== run 1 ==
// router_extended
module router_extended #(
  parameter B2_LAT_BIN  = 1, B2_LAT_DEC  = 8, B2_LAT_DUO  = 6,
  parameter B10_LAT_DEC = 1, B10_LAT_BIN = 6, B10_LAT_DUO = 6,
  parameter B12_LAT_DUO = 1, B12_LAT_BIN = 6, B12_LAT_DEC = 8
)(
  input  wire        clk,
  input  wire        rst,
  input  wire        start,
  input  wire [2:0]  cond_sel,
  input  wire [3:0]  opcode,
  input  wire [15:0] op_a,
  input  wire [15:0] op_b,
  output reg         busy,
  output reg         done,
  output reg  [31:0] result
);
Size: about 3200 cells after synthesis, roughly 76 I/O pins, about 21000 µm² of cells after synthesis.
Settings: LEC_CHECK=0, ABC_AREA=1, CAP_MARGIN=20, CELL_PAD_IN_SITES_GLOBAL_PLACEMENT=0, CORE_ASPECT_RATIO=1.75, CORE_MARGIN=2, CORE_UTILIZATION=70, CTS_CLUSTER_DIAMETER=255, CTS_CLUSTER_SIZE=15, GPL_ROUTABILITY_DRIVEN=1, HOLD_SLACK_MARGIN=0.29, MIN_ROUTING_LAYER=met1, PLACE_DENSITY_LB_ADDON=0.1, SETUP_SLACK_MARGIN=-0.0, SLEW_MARGIN=40; clock period 6.71 ns.
run.sh (not shown) runs the stock make flow with config.mk's settings and CLKGATE_MAP_FILE=.
Flow for run 1 halted at 5_1_grt, error code GRT-0232.
Relative to run 1, the following input files were edited for run 2:
# run 1
export LEC_CHECK = 0
export ABC_AREA = 1
export CAP_MARGIN = 20
export CELL_PAD_IN_SITES_GLOBAL_PLACEMENT = 0
export CORE_ASPECT_RATIO = 1.75
export CORE_MARGIN = 2
export CORE_UTILIZATION = 70
export CTS_CLUSTER_DIAMETER = 255
export CTS_CLUSTER_SIZE = 15
export GPL_ROUTABILITY_DRIVEN = 1
export HOLD_SLACK_MARGIN = 0.29
export MIN_ROUTING_LAYER = met1
export PLACE_DENSITY_LB_ADDON = 0.1
export SETUP_SLACK_MARGIN = -0.0
export SLEW_MARGIN = 40
create_clock -name core_clock -period 6.71 [get_ports {clk}]
# run 2
export LEC_CHECK = 0
export CAP_MARGIN = 20
export CELL_PAD_IN_SITES_GLOBAL_PLACEMENT = 3
export CORE_ASPECT_RATIO = 1.81
export CORE_MARGIN = 2
export CORE_UTILIZATION = 34
export CTS_CLUSTER_DIAMETER = 255
export GPL_ROUTABILITY_DRIVEN = 0
export MIN_ROUTING_LAYER = met1
export PLACE_DENSITY_LB_ADDON = 0.1
export SETUP_SLACK_MARGIN = -0.0
export SLEW_MARGIN = 40
create_clock -name core_clock -period 5.55 [get_ports {clk}]
[summary]
Status run 2: flow complete, layout not clean - setup timing. Synthesized cell count ended up about 25% lower on run 2 than on run 1. On worst setup slack after placement, run 2 does worse than run 1. Diff run 1 -> run 2 | placed instance count | decrease of 380. Going from run 1 to run 2, the width of the die was found to have gone up by about 35%.
Edits applied to the flow inputs when going from run 2 to run 3:
# run 2
export LEC_CHECK = 0
export CAP_MARGIN = 20
export CELL_PAD_IN_SITES_GLOBAL_PLACEMENT = 3
export CORE_ASPECT_RATIO = 1.81
export CORE_MARGIN = 2
export CORE_UTILIZATION = 34
export CTS_CLUSTER_DIAMETER = 255
export GPL_ROUTABILITY_DRIVEN = 0
export MIN_ROUTING_LAYER = met1
export PLACE_DENSITY_LB_ADDON = 0.1
export SETUP_SLACK_MARGIN = -0.0
export SLEW_MARGIN = 40
create_clock -name core_clock -period 5.55 [get_ports {clk}]
# run 3
export LEC_CHECK = 0
export CAP_MARGIN = 15
export CELL_PAD_IN_SITES_GLOBAL_PLACEMENT = 0
export CORE_ASPECT_RATIO = 1.81
export CORE_MARGIN = 2
export CORE_UTILIZATION = 65
export CTS_CLUSTER_DIAMETER = 255
export GPL_ROUTABILITY_DRIVEN = 1
export MAX_ROUTING_LAYER = met4
export MIN_ROUTING_LAYER = met1
export SETUP_SLACK_MARGIN = -0.0
export SLEW_MARGIN = 40
create_clock -name core_clock -period 2.23 [get_ports {clk}]
### Flow results
From run 2 to run 3, number of buffer cells added on primary ports did not move at all.
Compared with run 2, in run 3 and-or/or-and share of the synthesized area about even; post-placement cell count fell 124.
The number of cell rows reported for run 3 is smaller than that of run 2 by 28%.
[run 3] post-CTS setup buffer count fell 4 relative to run 2
Run 3 terminated abnormally: 5_1_grt reported GRT-0116.
Post-place setup slack in run 3 is 2.70 ns below run 2.
Run 3 vs run 2: vertical die dimension down
From run 2 to run 3 the numbers moved as follows: total of cells resized after clock tree synthesis higher; full die area lower.
Proportion of register bits with asynchronous set or reset after synthesis came out exactly the same in run 2 and run 3.

========
Setup of exp/umber:
router_extended again, from the RTL that the note above started with.
clock: 10.0 ns
lec_check: 0
cap_margin: 20
core_aspect_ratio: 0.83
core_margin: 2
core_utilization: 40
hold_slack_margin: 0.2
slew_margin: 10
exp/umber finished every stage and its layout cleared the timing, DRC and antenna checks.
diff inputs: exp/umber => exp/quartz
- an added CTS_CLUSTER_DIAMETER of 381
- a change of CORE_UTILIZATION from 40 to 46
- an added MAX_ROUTING_LAYER of met4
- an added CTS_CLUSTER_SIZE of 98
- a deleted CORE_ASPECT_RATIO that had been 0.83
- a deleted HOLD_SLACK_MARGIN that had been 0.2
- an added ABC_AREA of 1
- an added SETUP_SLACK_MARGIN of 1.55
### Flow results
- exp/quartz: done, clean on timing, DRC and antenna
- Taking exp/umber as the reference, in exp/quartz synthesis-to-finish area growth now smaller, sequential fraction of design power fell 0.7 points, clock buffer and inverter area fraction after layout was more or less identical, largest stage delay on the critical path rose by 70 ps, cell count in the Yosys report increased 790.
- exp/quartz vs exp/umber, vertical die dimension went up by about 6%.
- In exp/quartz the power dissipated in the clock network turned out about 7% higher than in exp/umber.
Here is what was changed in the inputs of exp/harbor compared with exp/quartz.
- an added TNS_END_PERCENT of 20
- a change of SETUP_SLACK_MARGIN from 1.55 to 0.06
- an added PLACE_DENSITY of 0.79
Findings:
- Changes observed in exp/harbor relative to exp/quartz: sequential share of layout area held, and-or/or-and share of the synthesized area has remained practically unchanged.
- Looking at exp/quartz and exp/harbor, the total power is a wash.
Changes in exp/cedar relative to exp/harbor:
- clearing MAX_ROUTING_LAYER, which used to be met4
- clearing TNS_END_PERCENT, which used to be 20
- clearing CTS_CLUSTER_DIAMETER, which used to be 381
- swapping 10 for 20 in SLEW_MARGIN
- swapping 98 for 25 in CTS_CLUSTER_SIZE
- clearing PLACE_DENSITY, which used to be 0.79
- clearing SETUP_SLACK_MARGIN, which used to be 0.06
- clearing ABC_AREA, which used to be 1
- swapping 46 for 70 in CORE_UTILIZATION
- swapping 10.0 for 7.66 in the clock period (ns, I/O delays scaled along)
[summary]
- In summary, exp/cedar completed successfully, with a layout that passed the timing, DRC and antenna checks.
- Going from exp/harbor to exp/cedar, gate count of the mapped netlist shrank by more than 10%.
- The higher sequential power came out of exp/cedar.
- u_b2.result[20]$_SDFFE_PP0P_ as the capturing instance or port of the critical path was reported by exp/harbor, and u_b12.result[30]$_SDFFE_PP0P_ by exp/cedar.
- Relative to exp/harbor, compound-gate portion of the synthesized area has increased by 7.3 points in exp/cedar.
- On clock power, exp/cedar does worse than exp/harbor.
- Any difference in count of antenna-violating nets left after detailed routing between exp/cedar and exp/harbor is small enough to ignore.
- NOTE: critical path depth in exp/cedar falls short of that of exp/harbor
The inputs of exp/xenon differ from those of exp/cedar as listed below.
- a deleted CTS_CLUSTER_SIZE that had been 25
- a change of CORE_UTILIZATION from 70 to 40
- a change of the clock period (ns, I/O delays scaled along) from 7.66 to 10.0
==> results <==
- Lower relative slew slack goes to exp/xenon over exp/cedar.
- Comparing exp/xenon against exp/cedar, there is no change at all in sequential cell count.
- Starting density of the core, exp/xenon and exp/cedar, lower one = exp/xenon.
- exp/xenon: area of placed instances is about 3% lower than what exp/cedar reported.
- exp/xenon reached the final stage; the timing, DRC and antenna checks on its layout passed.
- exp/cedar completed every stage of the flow, and the final layout passed the timing, DRC and antenna checks.
- As far as post-synthesis cell count from yosys goes, exp/cedar and exp/xenon are indistinguishable; the numbers are identical.
- exp/xenon vs. exp/cedar: routed wire length fell 360 microns, area added between synthesis and finish lost 4.3 points, part of the total power dissipated in the clock network rose 0.2 points, clock-buffer cell count went up by 7.
Setup changes, exp/xenon to exp/nickel
- MAX_ROUTING_LAYER now met5, previously not set
- HOLD_SLACK_MARGIN now -0.08, previously not set
- GPL_TIMING_DRIVEN now 0, previously not set
- SLEW_MARGIN now 10, was 20
- SETUP_SLACK_MARGIN now 1.3, previously not set
- CORE_ASPECT_RATIO now 1.68, previously not set
- GPL_ROUTABILITY_DRIVEN now 1, previously not set
- TNS_END_PERCENT now 15, previously not set
- PLACE_DENSITY now 0.62, previously not set
- CELL_PAD_IN_SITES_DETAIL_PLACEMENT now 2, previously not set
- CORE_UTILIZATION now 70, was 40
- CORE_MARGIN now 5, was 2
### Flow results
exp/nickel: aborted in detailed placement (3_5_place_dp) (tool error). Fraction of the mapped netlist area in compound gates delta (exp/nickel -> exp/xenon): insignificant. Reported for exp/xenon and exp/nickel, async set or reset register ratio after synthesis turned out identical to the last digit. From exp/xenon to exp/nickel, synthesized cell area did not move at all. The port buffer count of exp/nickel falls short of that of exp/xenon by about 1.3%. exp/xenon -> exp/nickel: die area decreased by more than a quarter. Between exp/xenon and exp/nickel, the chip area in the Yosys report does not differ in any meaningful way. Comparing exp/nickel against exp/xenon, there is no change at all in number of instances in the synthesized netlist. [compare] base=exp/xenon new=exp/nickel: routability-driven placement congestion ratio now sits higher; core box area now sits lower; starting density of the core now sits higher; number of cell instances after yosys synthesis now sits at about the same level.

========
== build 2 ==
router_extended again, from the RTL that the note above started with.
make LEC_CHECK=0 ABC_AREA=1 CAP_MARGIN=20 CELL_PAD_IN_SITES_GLOBAL_PLACEMENT=0 CORE_ASPECT_RATIO=1.81 CORE_MARGIN=2 CORE_UTILIZATION=45 CTS_CLUSTER_DIAMETER=255 CTS_CLUSTER_SIZE=98 GPL_ROUTABILITY_DRIVEN=0 MIN_ROUTING_LAYER=met1 PLACE_DENSITY_LB_ADDON=0.1 SETUP_SLACK_MARGIN=-0.55 SLEW_MARGIN=40 TNS_END_PERCENT=15 finish   # period 5.55 ns
Final checks on build 2, whose flow otherwise completed, came back failing, citing negative setup slack.
--- input diff build 2..build 60 ---
-- flow/config.mk --
<<< build 2, line 9
export CAP_MARGIN = 20
>>> build 60, line 9
export CAP_MARGIN = 15
<<< build 2, line 13
export CORE_UTILIZATION = 45
>>> build 60, line 13
export CORE_UTILIZATION = 66
<<< build 2, line 15
export CTS_CLUSTER_SIZE = 98
export GPL_ROUTABILITY_DRIVEN = 0
>>> build 60, line 15
export GPL_ROUTABILITY_DRIVEN = 1
export MAX_ROUTING_LAYER = met4
<<< build 2, line 18
export PLACE_DENSITY_LB_ADDON = 0.1
export SETUP_SLACK_MARGIN = -0.55
>>> build 60, line 18
export SETUP_SLACK_MARGIN = -0.0
<<< build 2, line 21
export TNS_END_PERCENT = 15
>>> build 60, line 20
==> flow/constraint.sdc <==
create_clock -name core_clock -period 2.14 [get_ports {clk}]
set_input_delay 0.4280 -clock core_clock [delete_from_list [all_inputs] [get_ports {clk}]]
set_output_delay 0.4280 -clock core_clock [all_outputs]
set_load 0.01 [all_outputs]
--- outcome ---
- Not one of build 2 and build 60 finished clean.
- Ran to the end and failed final checks on negative setup slack: build 2.
- Synthesized cell count: build 60 vs build 2 identical
- Build 60 vs. build 2: post-CTS resize count rose by 233; worst slack after detailed placement fell by 2760 ps; half-perimeter wire length of the detailed placement result rose by about 12%.
- Relative to build 2, the row count measured on build 60 has decreased by more than 10%.
- In the flow results for build 2 and build 60, the post-CTS setup buffer count is larger on build 60.
- Higher cell total after placement was reported by build 60, not build 2.
- Between build 2 and build 60, the die width is lower for build 60.
- Reported for build 2 and build 60, number of distinct library cells after synthesis turned out identical to the last digit.
- Share of flip-flops with an asynchronous set or reset: build 60 vs build 2, no meaningful difference
--- input diff build 60..build 30 ---
-- flow/config.mk --
<<< build 60, line 8
export ABC_AREA = 1
export CAP_MARGIN = 15
>>> build 30, line 8
export CAP_MARGIN = 20
<<< build 60, line 11
export CORE_ASPECT_RATIO = 1.81
>>> build 30, line 10
export CORE_ASPECT_RATIO = 0.71
<<< build 60, line 13
export CORE_UTILIZATION = 66
>>> build 30, line 12
export CORE_UTILIZATION = 68
<<< build 60, line 15
>>> build 30, line 14
export CTS_CLUSTER_SIZE = 90
<<< build 60, line 16
export MAX_ROUTING_LAYER = met4
>>> build 30, line 16
<<< build 60, line 18
>>> build 30, line 17
export PLACE_DENSITY_LB_ADDON = 0.1
==> flow/constraint.sdc <==
create_clock -name core_clock -period 6.61 [get_ports {clk}]
set_input_delay 1.3220 -clock core_clock [delete_from_list [all_inputs] [get_ports {clk}]]
set_output_delay 1.3220 -clock core_clock [all_outputs]
set_load 0.01 [all_outputs]
Notes after the runs:
- Finished, but not clean: build 30, with negative setup slack.
- Adder-cell share of the synthesized area in build 30 is 2.5 points higher than in build 60
- Xor-xnor portion of the synthesized cell area: build 30 vs build 60 up 2.3 points
- Compared with build 60, die size in build 30 decreased by more than 10%.
- Taking build 60 as the reference, in build 30 number of cells in Yosys stat fell 25%; worst-case clock buffer depth increased 1.
- Looking at synthesized area across both flows, build 30 is the stronger of the two, with build 60 trailing.
- In the reports for build 30 and build 60, the larger count of standard-cell rows belongs to build 60.
- Multiplexer fraction of the synthesized cell area was lower in the run labelled build 60.
- | weighted congestion reported at the end of routability-driven placement | higher: build 60 |
- Against build 60 as the reference, build 30 delivers a lower height of the chip.
- Build 30: area reported by Yosys stat is about 7.5% lower than what build 60 reported.
Input changes introduced in build 26 (baseline for comparison: build 30):
-- flow/config.mk --
<<< build 30, line 10
export CORE_ASPECT_RATIO = 0.71
>>> build 26, line 10
export CORE_ASPECT_RATIO = 0.94
<<< build 30, line 12
export CORE_UTILIZATION = 68
>>> build 26, line 12
export CORE_UTILIZATION = 69
<<< build 30, line 14
export CTS_CLUSTER_SIZE = 90
>>> build 26, line 14
export CTS_CLUSTER_SIZE = 24
==> results <==
- In build 26, placeable core area is lower than in build 30.
- Against build 30, build 26 reports a vertical die size that is higher.
- Build 26 did not finish; a tool error ended it in global routing (5_1_grt).
- Build 26 vs. build 30: starting density of the core went up by 1.5 points.
Power and IR drop assume default switching activity.
